## upsample_csc
module upsample_csc (
    input  logic        clk,
    input  logic        resetn,
    input  logic        start,
    output logic        done,
    input  logic [15:0] sram_read_data,
    output logic [15:0] sram_write_data,
    output logic [17:0] sram_address,
    output logic        sram_we_n
);
logic [31:0] mult_1_in1, mult_1_in2;
logic [31:0] mult_2_in1, mult_2_in2;
logic [31:0] mult_3_in1, mult_3_in2;
logic [63:0] mult_1_res, mult_2_res, mult_3_res;
assign mult_1_res = mult_1_in1 * mult_1_in2;
assign mult_2_res = mult_2_in1 * mult_2_in2;
assign mult_3_res = mult_3_in1 * mult_3_in2;
M1 M1_unit (
    .CLOCK_50_I(clk),
    .resetn(resetn),
    .M1_start(start),
    .M1_done(done),
    .M1_SRAM_read_data(sram_read_data),
    .M1_SRAM_write_data(sram_write_data),
    .M1_SRAM_address(sram_address),
    .M1_SRAM_we_n(sram_we_n),
    .M1_mult_1_in1(mult_1_in1),
    .M1_mult_1_in2(mult_1_in2),
    .M1_mult_2_in1(mult_2_in1),
    .M1_mult_2_in2(mult_2_in2),
    .M1_mult_3_in1(mult_3_in1),
    .M1_mult_3_in2(mult_3_in2),
    .M1_mult_res_1(mult_1_res),
    .M1_mult_res_2(mult_2_res),
    .M1_mult_res_3(mult_3_res)
);
endmodule
Size: ~6,000 cells after synthesis, about 55 I/O pins, ~48,000 sq um of cells after synthesis.
make LEC_CHECK=0 ABC_AREA=1 CAP_MARGIN=5 CELL_PAD_IN_SITES_DETAIL_PLACEMENT=0 CELL_PAD_IN_SITES_GLOBAL_PLACEMENT=0 CORE_MARGIN=7 CORE_UTILIZATION=57 CTS_CLUSTER_DIAMETER=55 MIN_ROUTING_LAYER=met1 PLACE_DENSITY_LB_ADDON=0.2 SETUP_SLACK_MARGIN=2.06 SLEW_MARGIN=0 finish   # period 9.06 ns
run.sh (not shown) runs the stock make flow with config.mk's settings and CLKGATE_MAP_FILE=.
The first run finished with negative setup slack left.
Then changed:
Settings changed: CELL_PAD_IN_SITES_GLOBAL_PLACEMENT 0 to 2, CORE_UTILIZATION 57 to 43, GPL_ROUTABILITY_DRIVEN from default to 0, MAX_ROUTING_LAYER from default to met4, PLACE_DENSITY from default to 0.64, PLACE_DENSITY_LB_ADDON 0.2 to default, SETUP_SLACK_MARGIN 2.06 to -0.72, SLEW_MARGIN 0 to 30, TNS_END_PERCENT from default to 85.
Clock period 9.06 ns to 7.82 ns, I/O delays scaled along.
=> The new run finished but fails on negative setup slack; maximum frequency drops by about 2.7%; global-route usage drops by 2.8 points; cell area climbs by 5.8%.

## build 73
upsample_csc again, from the RTL that the note above started with.
Settings: LEC_CHECK=0, ABC_AREA=1, CAP_MARGIN=5, CELL_PAD_IN_SITES_DETAIL_PLACEMENT=0, CELL_PAD_IN_SITES_GLOBAL_PLACEMENT=0, CORE_MARGIN=2, CORE_UTILIZATION=71, CTS_CLUSTER_DIAMETER=55, MAX_ROUTING_LAYER=met4, MIN_ROUTING_LAYER=met1, PLACE_DENSITY=0.64, SETUP_SLACK_MARGIN=1.07, SLEW_MARGIN=40; clock period 10.6 ns.
From the logs: build 73 reached the end of the flow and failed the layout checks with setup timing.
diff inputs: build 73 => build 53
- SLEW_MARGIN now 0, was 40
- SETUP_SLACK_MARGIN now 2.06, was 1.07
- MAX_ROUTING_LAYER no longer set, was met4
- CORE_MARGIN now 7, was 2
- CORE_UTILIZATION now 46, was 71
- the clock period (ns, I/O delays scaled along) now 13.2, was 10.6
## What came out
- Build 73 finished all stages; layout check result: FAIL, due to setup timing.
- Looking at the reports, build 53 completed the entire flow and the layout it produced met the timing, DRC and antenna checks.
- In build 53, the transition at the pin with the smallest max-transition slack came out 140 ps above the value in build 73.
- Higher die size goes to build 53 over build 73.
- Relative to build 73, register-to-register slack has gone up in build 53.
- Changes observed in build 53 relative to build 73: sum of buffers and inverters on the critical path went down; final non-filler cell area went down; utilization went down.
- Compared with build 73, in build 53 number of standard cells in the final layout excluding fillers shows an increase of 4.3%, number of global-route vias before repair shows a reduction of 2662.
What build 8 does differently from build 53 at the input level:
- MIN_ROUTING_LAYER: met1 -> met2
- CORE_UTILIZATION: 46 -> 18
- GPL_ROUTABILITY_DRIVEN: unset -> 0
- MAX_ROUTING_LAYER: unset -> met4
- SLEW_MARGIN: 0 -> 40
- CELL_PAD_IN_SITES_DETAIL_PLACEMENT: 0 -> 1
- CELL_PAD_IN_SITES_GLOBAL_PLACEMENT: 0 -> 2
==> comparison <==
Initial antenna violation count delta for build 8 relative to build 53: 1 higher. Delta(share of the clock period used by the worst path, build 8 - build 53) > 0. The critical path depth in build 8 sits 6 below the value recorded for build 53. Row share of cell area taken by multi-input logic gates: build 8 lower / build 53 higher. Half-perimeter wire length of the detailed placement result went up by more than a quarter going from build 53 to build 8.
#### Input delta (build 85 over build 8)
- clearing CTS_CLUSTER_DIAMETER, which used to be 55
- swapping 18 for 22 in CORE_UTILIZATION
- clearing MAX_ROUTING_LAYER, which used to be met4
- swapping 1 for 2 in CELL_PAD_IN_SITES_DETAIL_PLACEMENT
- clearing GPL_ROUTABILITY_DRIVEN, which used to be 0
- clearing MIN_ROUTING_LAYER, which used to be met2
- clearing SETUP_SLACK_MARGIN, which used to be 2.06
- swapping 7 for 2 in CORE_MARGIN
- putting HOLD_SLACK_MARGIN at 0.23 where nothing was set
- clearing ABC_AREA, which used to be 1
- swapping 5 for 35 in CAP_MARGIN
- putting GPL_TIMING_DRIVEN at 0 where nothing was set
- clearing PLACE_DENSITY, which used to be 0.64
- swapping 13.2 for 11.0 in the clock period (ns, I/O delays scaled along)
Results
- Changes observed in build 85 relative to build 8: global-route usage over all layers went down; fraction of the cycle the final worst path needs went up; clock latency on the worst-skew pair did not really move; share of synthesized area occupied by flip-flops and latches did not really move.
- Summary of build 85 over build 8: area fraction in compound gates after synthesis went up by 4.5 points; hold slack was more or less identical; amount of wire on met2 after detailed routing went down by 7900 µm; clock period minus final worst setup slack went up by 130 ps.
- Taking build 8 as the reference, in build 85 routed wire length rose about 0.5%; smallest setup slack after layout fell 2330 ps.

Starting RTL as in the previous note.
clock: 8.79 ns
lec_check: 0
abc_area: 1
cap_margin: 5
cell_pad_in_sites_detail_placement: 0
cell_pad_in_sites_global_placement: 0
core_margin: 2
core_utilization: 70
cts_cluster_diameter: 55
cts_cluster_size: 35
hold_slack_margin: -0.09
min_routing_layer: met1
place_density: 0.64
setup_slack_margin: 1.92
slew_margin: 0
The starting point stopped in global routing, error GRT-0232.
==> next run, changes <==
- CAP_MARGIN: 5 -> 20
- CELL_PAD_IN_SITES_DETAIL_PLACEMENT: 0 -> not set
- CELL_PAD_IN_SITES_GLOBAL_PLACEMENT: 0 -> not set
- CORE_UTILIZATION: 70 -> 64
- CTS_CLUSTER_DIAMETER: 55 -> not set
- CTS_CLUSTER_SIZE: 35 -> not set
- HOLD_SLACK_MARGIN: -0.09 -> not set
- MIN_ROUTING_LAYER: met1 -> not set
- PLACE_DENSITY: 0.64 -> 0.6
- SETUP_SLACK_MARGIN: 1.92 -> not set
- SLEW_MARGIN: 0 -> 20
- clock period: 8.79 -> 12.7 ns (I/O delays scaled with it)
Effect: This time the run completed without violations. Synthesized area does not change. Die size goes up by 9.2%. Synthesized cell count is unchanged.
==> next run, changes <==
- ABC_AREA: 1 -> not set
- CORE_UTILIZATION: 64 -> 65
- PLACE_DENSITY: 0.6 -> not set
- clock period: 12.7 -> 8.62 ns (I/O delays scaled with it)
Outcome: The new run finished but fails on setup timing. Wire length went up by a quarter to a third. Hold slack gets worse by 0.0066 ns. Sequential cell count does not change. Sequential share of layout area went down by 2.4 points. Via count went up by roughly a tenth. Synthesized area went down slightly.
==> next run, changes <==
- CORE_UTILIZATION: 65 -> 72
- PLACE_DENSITY: not set -> 0.65
- clock period: 8.62 -> 10.2 ns (I/O delays scaled with it)
Result:
- The changed run ran to the end with violations: setup timing
- hold slack is worse by 0.010 ns
- global-route usage goes up by 1.4 points
- first-iteration DRC count goes down by 0.90%
- worst setup slack is better by 1.6 ns
- area after synthesis stays the same

upsample_csc again, from the RTL that the note above started with.
==> flow/design.v (excerpt) <==
module upsample_csc (
    input  logic        clk,
    input  logic        resetn,
    input  logic        start,
    output logic        done,
    input  logic [15:0] sram_read_data,
    output logic [15:0] sram_write_data,
    output logic [17:0] sram_address,
    output logic        sram_we_n
);
Settings: LEC_CHECK=0, CAP_MARGIN=40, CORE_MARGIN=2, CORE_UTILIZATION=72, CTS_CLUSTER_DIAMETER=360, CTS_CLUSTER_SIZE=97, PLACE_DENSITY=0.43, SLEW_MARGIN=20, TNS_END_PERCENT=15; clock period 7.95 ns.
The starting point failed in global routing (ODB-0269).
Then changed:
Settings changed: ABC_AREA from default to 0, CAP_MARGIN 40 to 20, CORE_UTILIZATION 72 to 64, CTS_CLUSTER_DIAMETER 360 to default, CTS_CLUSTER_SIZE 97 to default, TNS_END_PERCENT 15 to 10.
Clock period 7.95 ns to 6.12 ns, I/O delays scaled along.
This time the run produced a layout that fails on negative setup slack.
Synthesized area stays the same.
Die size is higher by 12%.
Synthesized cell count does not change.
Then changed:
Settings changed: ABC_AREA 0 to default, CORE_UTILIZATION 64 to 40, PLACE_DENSITY 0.43 to 0.6, TNS_END_PERCENT 10 to default.
Clock period 6.12 ns to 10.7 ns, I/O delays scaled along.
With this change the flow finished with timing, DRC and antenna clean.
Non-clock buffer count went down by 719.
Synthesized cell count stays the same.
Then changed:
Clock period 10.7 ns to 11.0 ns, I/O delays scaled along.
Outcome: The new run went through all stages and came out clean; worst setup slack improves by 0.10 ns; wire length is lower by 0.95%; die area does not change; utilization is lower by 1.3 points; register-to-register slack improves by 0.10 ns; worst hold slack is about the same; count of clock-buffer cells in the layout is lower by 5; final area is lower by 2.7%; sequential share of layout area is higher by 0.44 points.
Then changed:
Settings changed: HOLD_SLACK_MARGIN from default to 0.23, PLACE_DENSITY 0.6 to default, SETUP_SLACK_MARGIN from default to 1.21.
What happened:
- The changed run finished with timing, DRC and antenna clean
- sequential cell count stays the same
- critical path depth falls by 5
- clock-buffer cell count rises by 7
- register-to-register slack gains 0.56 ns
- non-clock buffer count falls by 51
- core utilization rises by 0.68 points
- worst setup slack gains 0.56 ns
Then changed:
Settings changed: CORE_UTILIZATION 40 to 72, HOLD_SLACK_MARGIN 0.23 to default, PLACE_DENSITY from default to 0.35, SETUP_SLACK_MARGIN 1.21 to 1.54.
Effect: The changed run completed without violations; synthesized cell count is unchanged; cell area fell by 1.1%; via count rose by 7.3%; final cell count fell by 9.7%; worst setup slack degrades by 0.68 ns; wire length rose by 6.0%.

Starting RTL as in the previous note.
Settings: LEC_CHECK=0, CAP_MARGIN=20, CORE_MARGIN=2, CORE_UTILIZATION=72, CTS_CLUSTER_DIAMETER=320, PLACE_DENSITY_LB_ADDON=0.0, SETUP_SLACK_MARGIN=1.54, SLEW_MARGIN=40, TNS_END_PERCENT=10; clock period 11.0 ns.
Edit:
CORE_UTILIZATION = 58   (was 72)
CTS_CLUSTER_DIAMETER = default   (was 320)
PLACE_DENSITY = 0.6   (was default)
PLACE_DENSITY_LB_ADDON = default   (was 0.0)
SETUP_SLACK_MARGIN = 1.45   (was 1.54)
SLEW_MARGIN = 20   (was 40)
TNS_END_PERCENT = default   (was 10)
=> Die size increases by 24%. Synthesized cell count stays the same. Maximum frequency came out higher by 3.8%.
Edit:
CELL_PAD_IN_SITES_DETAIL_PLACEMENT = 2   (was default)
CELL_PAD_IN_SITES_GLOBAL_PLACEMENT = 2   (was default)
CORE_UTILIZATION = 22   (was 58)
GPL_TIMING_DRIVEN = 0   (was default)
HOLD_SLACK_MARGIN = -0.01   (was default)
PLACE_DENSITY = default   (was 0.6)
SETUP_SLACK_MARGIN = default   (was 1.45)
SLEW_MARGIN = 10   (was 20)
TNS_END_PERCENT = 65   (was default)
What happened: The new run ran to the end with no violations. Count of clock-buffer cells in the layout goes up by 2. Final cell count goes up by a quarter to a third. Cell area goes up by a few percent. Via count goes up by a few percent.
Edit:
CAP_MARGIN = 35   (was 20)
CELL_PAD_IN_SITES_GLOBAL_PLACEMENT = 3   (was 2)
CORE_UTILIZATION = 64   (was 22)
GPL_TIMING_DRIVEN = default   (was 0)
HOLD_SLACK_MARGIN = 0.23   (was -0.01)
SLEW_MARGIN = 20   (was 10)
TNS_END_PERCENT = default   (was 65)
With this change the flow ended with an error in global placement without I/O, error GPL-0301. Die size goes down by about 65%. Synthesized area stays the same. Synthesized cell count is unchanged.
Edit:
CAP_MARGIN = 20   (was 35)
CELL_PAD_IN_SITES_DETAIL_PLACEMENT = default   (was 2)
CELL_PAD_IN_SITES_GLOBAL_PLACEMENT = default   (was 3)
CORE_UTILIZATION = 70   (was 64)
HOLD_SLACK_MARGIN = default   (was 0.23)
PLACE_DENSITY = 0.64   (was default)
SETUP_SLACK_MARGIN = 1.54   (was default)
What happened:
- The new run finished with timing, DRC and antenna clean
- die area goes down by a little under a tenth
- synthesized cell count stays the same
- synthesized area does not change

## run 1
Starting RTL as in the previous note.
==> flow/config.mk <==
export PLATFORM = sky130hd
export DESIGN_NAME = upsample_csc
export DESIGN_NICKNAME = upsample_csc
export VERILOG_FILES = /design/flow/design.v
export SDC_FILE = /design/flow/constraint.sdc
export NUM_CORES = 4
export LEC_CHECK = 0
export CAP_MARGIN = 20
export CORE_MARGIN = 2
export CORE_UTILIZATION = 72
export CTS_CLUSTER_SIZE = 34
export PLACE_DENSITY = 0.65
export SETUP_SLACK_MARGIN = -0.47
export SLEW_MARGIN = 20
==> flow/constraint.sdc <==
create_clock -name core_clock -period 5.92 [get_ports {clk}]
set_input_delay 1.1840 -clock core_clock [delete_from_list [all_inputs] [get_ports {clk}]]
set_output_delay 1.1840 -clock core_clock [all_outputs]
set_load 0.01 [all_outputs]
Run 1 failed in global routing with GRT-0116.
Input-level comparison between run 2 and run 1:
Settings: CTS_CLUSTER_SIZE removed (was 34).
## What came out
- Status: run 1 FAILED at global routing (tool error)
- Run 2 terminated abnormally: global routing reported GRT-0116.
- Re pre-CTS setup slack: no difference whatsoever between run 2 and run 1.
- Re fraction of registers with async set or reset after synthesis: no difference whatsoever between run 2 and run 1.
- From run 2 to run 1, synthesized area did not move at all.
- Diff run 2..run 1 | count of mapped cells out of synthesis | unchanged
- Reported for run 2 and run 1, count of state elements after synthesis turned out identical to the last digit.
- Compared with run 1, in run 2 total cell area reported by yosys after synthesis comparable; cell count after placement now sits at about the same level; number of gates resized after cts ~0 delta; number of standard cells reported by yosys about even; site row count saw little to no change.
Setup changes, run 2 to run 3
Settings: clearing SETUP_SLACK_MARGIN, which used to be -0.47; swapping 72 for 14 in CORE_UTILIZATION; swapping 0.65 for 0.6 in PLACE_DENSITY; swapping 5.92 for 11.1 in the clock period (ns, I/O delays scaled along).
Total of flip-flops plus latches after synthesis came out exactly the same in run 2 and run 3. Diff run 3..run 2 | mux share of post-synthesis cell area | unchanged. Run 3 vs. run 2: post-detailed-placement half-perimeter wirelength dropped about 17%; fraction of the core area occupied by cells at floorplan dropped 59 points; height of the die climbed 120%. In run 3, the die area came out 0.27 mm^2 above the value in run 2. Run 2: GRT-0116 in global routing -> run aborted. Every stage of the flow completed for run 3, and the final layout passed the timing, DRC and antenna checks.

## exp/lagoon
upsample_csc again, from the RTL that the note above started with.
export LEC_CHECK = 0
export CAP_MARGIN = 20
export CORE_MARGIN = 2
export CORE_UTILIZATION = 58
export PLACE_DENSITY = 0.6
export SETUP_SLACK_MARGIN = -0.58
export SLEW_MARGIN = 20
export TNS_END_PERCENT = 5
create_clock -name core_clock -period 8.57 [get_ports {clk}]
[exp/lagoon] flow finished | final checks: failed | reasons: setup timing
--- input diff exp/lagoon..exp/ember ---
Settings: a change of CORE_UTILIZATION from 58 to 44; a deleted SETUP_SLACK_MARGIN that had been -0.58; a deleted TNS_END_PERCENT that had been 5; a change of the clock period (ns, I/O delays scaled along) from 8.57 to 10.7.
==> comparison <==
The critical path depth in exp/ember was lower than what exp/lagoon gave.
exp/ember | status: complete | timing, DRC, antenna: pass
diff inputs: exp/ember => exp/quartz
Settings: swapping 44 for 40 in CORE_UTILIZATION; swapping 10.7 for 12.0 in the clock period (ns, I/O delays scaled along).
==> results <==
exp/ember → exp/quartz: cell resize tally after clock tree synthesis moved down, utilization moved down, register-to-register slack grew by 210 ps, post-route clock period utilization has decreased. From exp/ember to exp/quartz the numbers moved as follows: critical path depth fell by 9.8%; fraction of area in registers rose by 0.68 points.
Changes in exp/indigo relative to exp/quartz:
Settings: CORE_UTILIZATION changed from 40 to 32; the clock period (ns, I/O delays scaled along) changed from 12.0 to 12.7.
Results
exp/indigo ended up with a lower share of the cycle needed by the critical path after routing than exp/quartz did.
The lower starting density of the core of exp/quartz and exp/indigo is in exp/indigo.
Compared exp/indigo against exp/quartz; delay of the slowest critical-path stage within noise.
What exp/delta does differently from exp/indigo at the input level:
Settings: changing CORE_UTILIZATION from 32 to 63; setting CTS_CLUSTER_SIZE to 97 for the first time; changing the clock period (ns, I/O delays scaled along) from 12.7 to 9.9.
[summary]
exp/delta has final weighted congestion of routability-driven global placement above what exp/indigo had. Although it ran to completion, exp/delta produced a layout that fails the final checks because of setup timing. Compared with exp/indigo, height of the die in exp/delta decreased by more than a quarter. Re largest fanout of any net on the critical path: exp/delta and exp/indigo aren't equal, and the higher value belongs to exp/indigo. exp/indigo ended up with M1_unit.mult_op_6[31]$_DFFE_PN0P_ as its capture point of the worst path; exp/delta ended up with M1_unit.mult_op_6[30]$_DFFE_PN0P_. Post-route core utilization: exp/delta and exp/indigo compared, higher one is exp/delta.
